JK:
Design mips16_core, start of the top module:
module mips16_core(
	input clk,
	input rst,  
	output [9:0] imem_addr,
	input [15:0] imem_rdata,
	output [9:0] dmem_addr,
	output dmem_we,
	output [15:0] dmem_wdata,
	input [15:0] dmem_rdata,
	input [15:0] in_data,
	output rf_we,
	output [4:0] rf_waddr,
	output [15:0] rf_wdata
	);
Size: about 6400 cells after synthesis, roughly 110 I/O pins, ~0.046 mm2 of cells after synthesis.
export LEC_CHECK = 0
export ABC_AREA = 1
export CAP_MARGIN = 20
export CELL_PAD_IN_SITES_GLOBAL_PLACEMENT = 0
export CORE_ASPECT_RATIO = 0.54
export CORE_MARGIN = 2
export CORE_UTILIZATION = 40
export CTS_CLUSTER_SIZE = 20
export GPL_ROUTABILITY_DRIVEN = 1
export GPL_TIMING_DRIVEN = 0
export MIN_ROUTING_LAYER = met2
export SETUP_SLACK_MARGIN = 4.82
export SLEW_MARGIN = 20
export TNS_END_PERCENT = 75
create_clock -name core_clock -period 72.2 [get_ports {clk}]
run.sh (not shown) runs the stock make flow with config.mk's settings and CLKGATE_MAP_FILE=.
No final results exist for JK, since it was stopped by error GRT-0116 during 5_1_grt.
## Diff of input files: MS against JK
# JK
export LEC_CHECK = 0
export ABC_AREA = 1
export CAP_MARGIN = 20
export CELL_PAD_IN_SITES_GLOBAL_PLACEMENT = 0
export CORE_ASPECT_RATIO = 0.54
export CORE_MARGIN = 2
export CORE_UTILIZATION = 40
export CTS_CLUSTER_SIZE = 20
export GPL_ROUTABILITY_DRIVEN = 1
export GPL_TIMING_DRIVEN = 0
export MIN_ROUTING_LAYER = met2
export SETUP_SLACK_MARGIN = 4.82
export SLEW_MARGIN = 20
export TNS_END_PERCENT = 75
create_clock -name core_clock -period 72.2 [get_ports {clk}]
# MS
export LEC_CHECK = 0
export ABC_AREA = 1
export CAP_MARGIN = 20
export CORE_MARGIN = 2
export CORE_UTILIZATION = 40
export GPL_ROUTABILITY_DRIVEN = 0
export SLEW_MARGIN = 20
export TNS_END_PERCENT = 10
create_clock -name core_clock -period 60.1 [get_ports {clk}]
==> comparison <==
Adder-cell share of the synthesized area: JK vs MS identical
Comparing MS against JK, there is no change at all in chip area line of the yosys report.
Compared with JK, MS shows placed instance area that has gone down by a few percent.
Per the comparison of MS with JK, area after synthesis barely changed, cell row count climbed 37%.
Both conditions hold for MS: the flow ran to the end and the final layout passed the timing, DRC and antenna checks.
Modified inputs, AL compared to MS
# MS
export LEC_CHECK = 0
export ABC_AREA = 1
export CAP_MARGIN = 20
export CORE_MARGIN = 2
export CORE_UTILIZATION = 40
export GPL_ROUTABILITY_DRIVEN = 0
export SLEW_MARGIN = 20
export TNS_END_PERCENT = 10
create_clock -name core_clock -period 60.1 [get_ports {clk}]
# AL
export LEC_CHECK = 0
export ABC_AREA = 1
export CAP_MARGIN = 20
export CORE_MARGIN = 2
export CORE_UTILIZATION = 58
export HOLD_SLACK_MARGIN = 0.27
export SETUP_SLACK_MARGIN = 5.0
export SLEW_MARGIN = 20
create_clock -name core_clock -period 24.7 [get_ports {clk}]
==> results <==
[flow] AL | stages: complete | final checks: fail | reason: setup timing. AL ends up with a final cell count that is 596 higher than in MS. [compare] base=MS new=AL: HPWL after detailed placement now larger; depth of the CTS H-tree dropped 1. Note that the fill cell total of the finished layout recorded for MS amounts to 2.2 times the value seen in AL. Number of placed instances, taps included: AL vs MS up about 5.4%. On overall track demand over capacity in global routing: between AL and MS, it ends up lower for MS.
Input-level comparison between TR and AL:
# AL
export LEC_CHECK = 0
export ABC_AREA = 1
export CAP_MARGIN = 20
export CORE_MARGIN = 2
export CORE_UTILIZATION = 58
export HOLD_SLACK_MARGIN = 0.27
export SETUP_SLACK_MARGIN = 5.0
export SLEW_MARGIN = 20
create_clock -name core_clock -period 24.7 [get_ports {clk}]
# TR
export LEC_CHECK = 0
export ABC_AREA = 1
export CAP_MARGIN = 20
export CORE_MARGIN = 2
export CORE_UTILIZATION = 72
export CTS_CLUSTER_DIAMETER = 400
export CTS_CLUSTER_SIZE = 99
export PLACE_DENSITY = 0.36
export SLEW_MARGIN = 20
create_clock -name core_clock -period 23.2 [get_ports {clk}]
Results
- The flow ran to completion for all of AL and TR but TR, which stopped partway.
- The flow for AL finished, though final verification flagged setup timing.
- TR did not finish: a tool error stopped it during 5_1_grt.
- Detailed placement HPWL (AL / TR): 1.07
- Re number of clock sinks: no difference whatsoever between TR and AL.
- Yosys-reported design area after synthesis: AL vs TR identical
- In the tables for AL and TR, die size reads lower with TR.
- Between AL and TR, the area inside the core boundary is higher for AL.
- Looking at clock buffer count from CTS, TR sits below AL.
- Looking at number of levels in the clock H-tree, TR sits 1 below AL.
- Compare AL and TR | core utilization at floorplan lower: AL
- TR against AL; floorplan die width is down by more than 10%.

Setup of job 101:
mips16_core again, from the RTL that the note above started with.
// mips16_core
module mips16_core(
	input clk,
	input rst,  
	output [9:0] imem_addr,
	input [15:0] imem_rdata,
	output [9:0] dmem_addr,
	output dmem_we,
	output [15:0] dmem_wdata,
	input [15:0] dmem_rdata,
	input [15:0] in_data,
	output rf_we,
	output [4:0] rf_waddr,
	output [15:0] rf_wdata
	);
	wire ramWriteEN, regWriteEN, ZFlag, JFlag;
	wire [1:0] selA, selB, selC;
	wire [15:0] muxAout, muxBout, muxCout;
	wire [9:0] Caddr, ramAddress;
	wire [15:0] Instruction;
	wire [15:0] regAdata, regBdata;
	wire [3:0] ALUop;
	wire [15:0] ALUout;
	wire [9:0] Immediate;
	wire [15:0] ramBdata;
	wire [4:0] regAread, regBread, regwrite;
	wire [1:0] microcount;
	microcounter micro(.clk(clk), .Clear(rst), .count(microcount));
	wire ramclk = (microcount == 2'b00);  
	wire regclk = (microcount == 2'b01);  
	wire instrclk = (microcount == 2'b10);  
	PCOUNTER programcounter(
		.clk(clk),
		.En(instrclk),
		.Jaddr(muxBout[9:0]),  
		.Jflag(JFlag),
		.Caddr(Caddr),
		.Clear(rst)
		);
	assign imem_addr = Caddr;
	assign Instruction = imem_rdata;
	CTRLUNIT controlunit(
		.Instruction(Instruction),  
		.ZFlag(ZFlag),  
		.JFlag(JFlag),
		.RamWriteEN(ramWriteEN),
		.RamAddr(ramAddress),
		.ALUCtrl(ALUop),
		.RegWriteEN(regWriteEN),
		.RegWriteAddr(regwrite),
		.RegAddrA(regAread),
		.RegAddrB(regBread),
		.Immediate(Immediate),
		.MuxA(selA),
		.MuxB(selB),
		.MuxC(selC)
		);
	MUX3 muxA(
		.Ain(regAdata),
		.Bin({6'd0, Caddr}),
		.Cin(in_data),
		.Select(selA),
		.Output(muxAout)
		);
	MUX3 muxB(
		.Ain(regBdata),
		.Bin(ramBdata),
		.Cin({6'd0, Immediate}),
		.Select(selB),
		.Output(muxBout)
		);
	MUX3 muxC(
		.Ain({6'd0, Caddr}),
		.Bin({6'd0, ramAddress}),
		.Cin(muxAout),
		.Select(selC),
		.Output(muxCout)
		);
	ALU arithmaticlogic(
		.Ain(muxAout),  
		.Bin(muxBout),  
		.MODE(ALUop),  
		.ALUout(ALUout),
		.FLAGzero(ZFlag)
		);
	REGFILE registers(
		.clk(clk),
		.En(regclk),
		.Reset(rst),
		.Write(regWriteEN),
		.Waddr(regwrite),
		.Wdata(ALUout),
		.Aaddr(regAread),
		.Adata(regAdata),  
		.Baddr(regBread),
  ...
clock: 13.0 ns
lec_check: 0
abc_area: 1
cap_margin: 20
core_margin: 2
core_utilization: 72
cts_cluster_size: 15
hold_slack_margin: 0.3
place_density_lb_addon: 0.05
setup_slack_margin: 3.6
slew_margin: 20
Job 101: aborted in global routing (tool error)
The inputs of job 102 differ from those of job 101 as listed below.
-- flow/config.mk --
<<< job 101, line 10
export CORE_MARGIN = 2
export CORE_UTILIZATION = 72
export CTS_CLUSTER_SIZE = 15
export HOLD_SLACK_MARGIN = 0.3
export PLACE_DENSITY_LB_ADDON = 0.05
export SETUP_SLACK_MARGIN = 3.6
export SLEW_MARGIN = 20
>>> job 102, line 10
export CORE_MARGIN = 2
export CORE_UTILIZATION = 72
export CTS_CLUSTER_DIAMETER = 400
export PLACE_DENSITY = 0.77
export SLEW_MARGIN = 20
==> flow/constraint.sdc <==
create_clock -name core_clock -period 23.2 [get_ports {clk}]
set_input_delay 4.6400 -clock core_clock [delete_from_list [all_inputs] [get_ports {clk}]]
set_output_delay 4.6400 -clock core_clock [all_outputs]
set_load 0.01 [all_outputs]
==> results <==
- For job 102, the flow was terminated by a tool error in global routing and produced no final design.
- Status: total placed cells including tap cells parity (job 102, job 101)
- The async set or reset register ratio after synthesis on job 102 is in line with that on job 101.
- Re number of placement rows: no difference whatsoever between job 101 and job 102.
- Between job 102 and job 101, the and-or/or-and share of the synthesized area does not differ in any meaningful way.
- Minimum setup slack after placement: job 102 vs job 101 up 8130 ps
- In terms of weighted congestion reported at the end of routability-driven placement, job 101 and job 102 differ only marginally.
- HPWL after detailed placement is higher on job 102
- Compared job 102 vs job 101, and number of setup buffers added after CTS is down in job 102.
- Comparing job 101 and job 102, the higher post-place instance area was measured on job 101.

Starting RTL as in the previous note.
Settings: LEC_CHECK=0, ABC_AREA=1, CAP_MARGIN=20, CORE_MARGIN=2, CORE_UTILIZATION=72, CTS_CLUSTER_SIZE=15, PLACE_DENSITY_LB_ADDON=0.05, SETUP_SLACK_MARGIN=0.62, SLEW_MARGIN=20; clock period 13.0 ns.
The first run failed in global routing with GRT-0116.
Change:
==> flow/config.mk (replaced) <==
export PLATFORM = sky130hd
export DESIGN_NAME = mips16_core
export DESIGN_NICKNAME = mips16_core
export VERILOG_FILES = /design/flow/design.v
export SDC_FILE = /design/flow/constraint.sdc
export NUM_CORES = 4
export LEC_CHECK = 0
export CAP_MARGIN = 20
export CORE_MARGIN = 2
export CORE_UTILIZATION = 66
export MAX_ROUTING_LAYER = met4
export SLEW_MARGIN = 20
==> flow/constraint.sdc (replaced) <==
create_clock -name core_clock -period 40.9 [get_ports {clk}]
set_input_delay 8.1800 -clock core_clock [delete_from_list [all_inputs] [get_ports {clk}]]
set_output_delay 8.1800 -clock core_clock [all_outputs]
set_load 0.01 [all_outputs]
=> The changed run never finished: it broke off in global routing; area after synthesis climbs by 1.7%; die size climbs by about 11%; synthesized cell count drops by 14%.
Change:
--- a/flow/config.mk
+++ b/flow/config.mk
@@ -9,4 +9,3 @@
 export CORE_MARGIN = 2
-export CORE_UTILIZATION = 66
-export MAX_ROUTING_LAYER = met4
+export CORE_UTILIZATION = 47
 export SLEW_MARGIN = 20
==> flow/constraint.sdc (replaced) <==
create_clock -name core_clock -period 32.2 [get_ports {clk}]
set_input_delay 6.4400 -clock core_clock [delete_from_list [all_inputs] [get_ports {clk}]]
set_output_delay 6.4400 -clock core_clock [all_outputs]
set_load 0.01 [all_outputs]
Outcome: The new run finished but failed the layout checks on setup timing; area after synthesis stays the same; die size rises by 40%; synthesized cell count does not change.
Change:
--- a/flow/config.mk
+++ b/flow/config.mk
@@ -7,5 +7,8 @@
 export LEC_CHECK = 0
+export ABC_AREA = 1
 export CAP_MARGIN = 20
 export CORE_MARGIN = 2
-export CORE_UTILIZATION = 47
+export CORE_UTILIZATION = 64
+export CTS_CLUSTER_SIZE = 95
+export PLACE_DENSITY = 0.35
 export SLEW_MARGIN = 20
==> flow/constraint.sdc (replaced) <==
create_clock -name core_clock -period 38.0 [get_ports {clk}]
set_input_delay 7.6000 -clock core_clock [delete_from_list [all_inputs] [get_ports {clk}]]
set_output_delay 7.6000 -clock core_clock [all_outputs]
set_load 0.01 [all_outputs]
The new run ended with an error in global routing.
Area after synthesis drops by 1.6%.
Die size shrinks by 27%.
Synthesized cell count rose by 16%.
Change:
--- a/flow/config.mk
+++ b/flow/config.mk
@@ -10,5 +10,5 @@
 export CORE_MARGIN = 2
-export CORE_UTILIZATION = 64
-export CTS_CLUSTER_SIZE = 95
-export PLACE_DENSITY = 0.35
+export CORE_UTILIZATION = 58
+export SETUP_SLACK_MARGIN = 4.89
 export SLEW_MARGIN = 20
+export TNS_END_PERCENT = 5
==> flow/constraint.sdc (replaced) <==
create_clock -name core_clock -period 24.1 [get_ports {clk}]
set_input_delay 4.8200 -clock core_clock [delete_from_list [all_inputs] [get_ports {clk}]]
set_output_delay 4.8200 -clock core_clock [all_outputs]
set_load 0.01 [all_outputs]
Effect: The new run stopped in global routing on GRT-0116. Die size increases by 10%. Synthesized area stays the same. Synthesized cell count stays the same.

Starting RTL as in the previous note.
==> flow/design.v (excerpt) <==
module mips16_core(
	input clk,
	input rst,  
	output [9:0] imem_addr,
	input [15:0] imem_rdata,
	output [9:0] dmem_addr,
	output dmem_we,
	output [15:0] dmem_wdata,
	input [15:0] dmem_rdata,
	input [15:0] in_data,
	output rf_we,
	output [4:0] rf_waddr,
	output [15:0] rf_wdata
	);
	wire ramWriteEN, regWriteEN, ZFlag, JFlag;
	wire [1:0] selA, selB, selC;
	wire [15:0] muxAout, muxBout, muxCout;
	wire [9:0] Caddr, ramAddress;
	wire [15:0] Instruction;
	wire [15:0] regAdata, regBdata;
	wire [3:0] ALUop;
	wire [15:0] ALUout;
	wire [9:0] Immediate;
	wire [15:0] ramBdata;
	wire [4:0] regAread, regBread, regwrite;
	wire [1:0] microcount;
	microcounter micro(.clk(clk), .Clear(rst), .count(microcount));
	wire ramclk = (microcount == 2'b00);  
	wire regclk = (microcount == 2'b01);  
	wire instrclk = (microcount == 2'b10);  
	PCOUNTER programcounter(
		.clk(clk),
		.En(instrclk),
		.Jaddr(muxBout[9:0]),  
		.Jflag(JFlag),
		.Caddr(Caddr),
  ...
make LEC_CHECK=0 ABC_AREA=0 CAP_MARGIN=20 CELL_PAD_IN_SITES_GLOBAL_PLACEMENT=3 CORE_ASPECT_RATIO=0.82 CORE_MARGIN=10 CORE_UTILIZATION=40 CTS_CLUSTER_SIZE=57 GPL_ROUTABILITY_DRIVEN=1 MAX_ROUTING_LAYER=met4 SLEW_MARGIN=20 TNS_END_PERCENT=10 finish   # period 76.8 ns
Edit:
Settings changed: ABC_AREA 0 to default, CAP_MARGIN 20 to 5, CELL_PAD_IN_SITES_GLOBAL_PLACEMENT 3 to 1, CORE_ASPECT_RATIO 0.82 to default, CORE_MARGIN 10 to 2, CTS_CLUSTER_SIZE 57 to default, GPL_ROUTABILITY_DRIVEN 1 to default, GPL_TIMING_DRIVEN from default to 0, MIN_ROUTING_LAYER from default to met2, SLEW_MARGIN 20 to 10.
Clock period 76.8 ns to 37.6 ns, I/O delays scaled along.
What happened: The changed run did not get past 5_1_grt with GRT-0116; area after synthesis stays the same; die size decreases by about 9%; synthesized cell count is unchanged.
Edit:
Settings changed: CAP_MARGIN 5 to 20, CELL_PAD_IN_SITES_GLOBAL_PLACEMENT 1 to default, CORE_UTILIZATION 40 to 50, GPL_TIMING_DRIVEN 0 to default, HOLD_SLACK_MARGIN from default to 0.3, MAX_ROUTING_LAYER met4 to default, MIN_ROUTING_LAYER met2 to default, SLEW_MARGIN 10 to 20, TNS_END_PERCENT 10 to default.
Clock period 37.6 ns to 36.1 ns, I/O delays scaled along.
This time the run ran to the end with violations: setup timing.
Area after synthesis does not change.
Synthesized cell count does not change.
Die size went down by 20%.
Edit:
Settings changed: ABC_AREA from default to 1, CORE_UTILIZATION 50 to 72, HOLD_SLACK_MARGIN 0.3 to default, PLACE_DENSITY from default to 0.4.
Clock period 36.1 ns to 20.2 ns, I/O delays scaled along.
After rerunning: The new run died in 5_1_grt on GRT-0116; die area falls by 31%; synthesized area falls by 1.6%; synthesized cell count rises by 16%.

Starting RTL as in the previous note.
## mips16_core
module mips16_core(
	input clk,
	input rst,  
	output [9:0] imem_addr,
	input [15:0] imem_rdata,
	output [9:0] dmem_addr,
	output dmem_we,
	output [15:0] dmem_wdata,
	input [15:0] dmem_rdata,
	input [15:0] in_data,
	output rf_we,
	output [4:0] rf_waddr,
	output [15:0] rf_wdata
	);
Settings: LEC_CHECK=0, ABC_AREA=1, CAP_MARGIN=5, CELL_PAD_IN_SITES_GLOBAL_PLACEMENT=1, CORE_MARGIN=5, CORE_UTILIZATION=40, GPL_TIMING_DRIVEN=0, MAX_ROUTING_LAYER=met4, MIN_ROUTING_LAYER=met2, PLACE_DENSITY_LB_ADDON=0.21, SETUP_SLACK_MARGIN=5.0, SLEW_MARGIN=10, TNS_END_PERCENT=10; clock period 37.6 ns.
The starting point did not get past global routing (5_1_grt) (GRT-0116).
Then changed:
Settings changed: CAP_MARGIN 5 to 20, CELL_PAD_IN_SITES_GLOBAL_PLACEMENT 1 to unset, CORE_MARGIN 5 to 9, GPL_ROUTABILITY_DRIVEN set to 0, GPL_TIMING_DRIVEN 0 to unset, MAX_ROUTING_LAYER met4 to unset, MIN_ROUTING_LAYER met2 to unset, PLACE_DENSITY_LB_ADDON 0.21 to unset, SETUP_SLACK_MARGIN 5.0 to unset, SLEW_MARGIN 10 to 20.
Clock period 37.6 ns to 60.1 ns, I/O delays scaled along.
Now the flow finished clean.
Synthesized cell count is unchanged.
Synthesized area stays the same.
Die size climbs by a few percent.
Then changed:
Settings changed: ABC_AREA 1 to unset, CELL_PAD_IN_SITES_GLOBAL_PLACEMENT set to 1, CORE_MARGIN 9 to 2, GPL_ROUTABILITY_DRIVEN 0 to unset, MAX_ROUTING_LAYER set to met4, SLEW_MARGIN 20 to 10.
Clock period 60.1 ns to 37.6 ns, I/O delays scaled along.
What happened: The new run reached the layout checks and failed them: negative setup slack; routed wire length went up by 45%; register-to-register slack is worse by 17 ns; synthesized cell count shrinks by 14%; critical path depth goes down by 51; worst setup slack loses 11 ns; die area is lower by 6.1%; global-route usage increases by 17 points; via count came out higher by 14%.
Then changed:
Settings changed: CELL_PAD_IN_SITES_GLOBAL_PLACEMENT 1 to unset, CORE_UTILIZATION 40 to 65, SLEW_MARGIN 10 to 20, TNS_END_PERCENT 10 to unset.
Clock period 37.6 ns to 36.8 ns, I/O delays scaled along.
Result: The new run ended with an error in global routing (5_1_grt). Area after synthesis does not change. Die size shrinks by well over a third. Synthesized cell count stays the same.
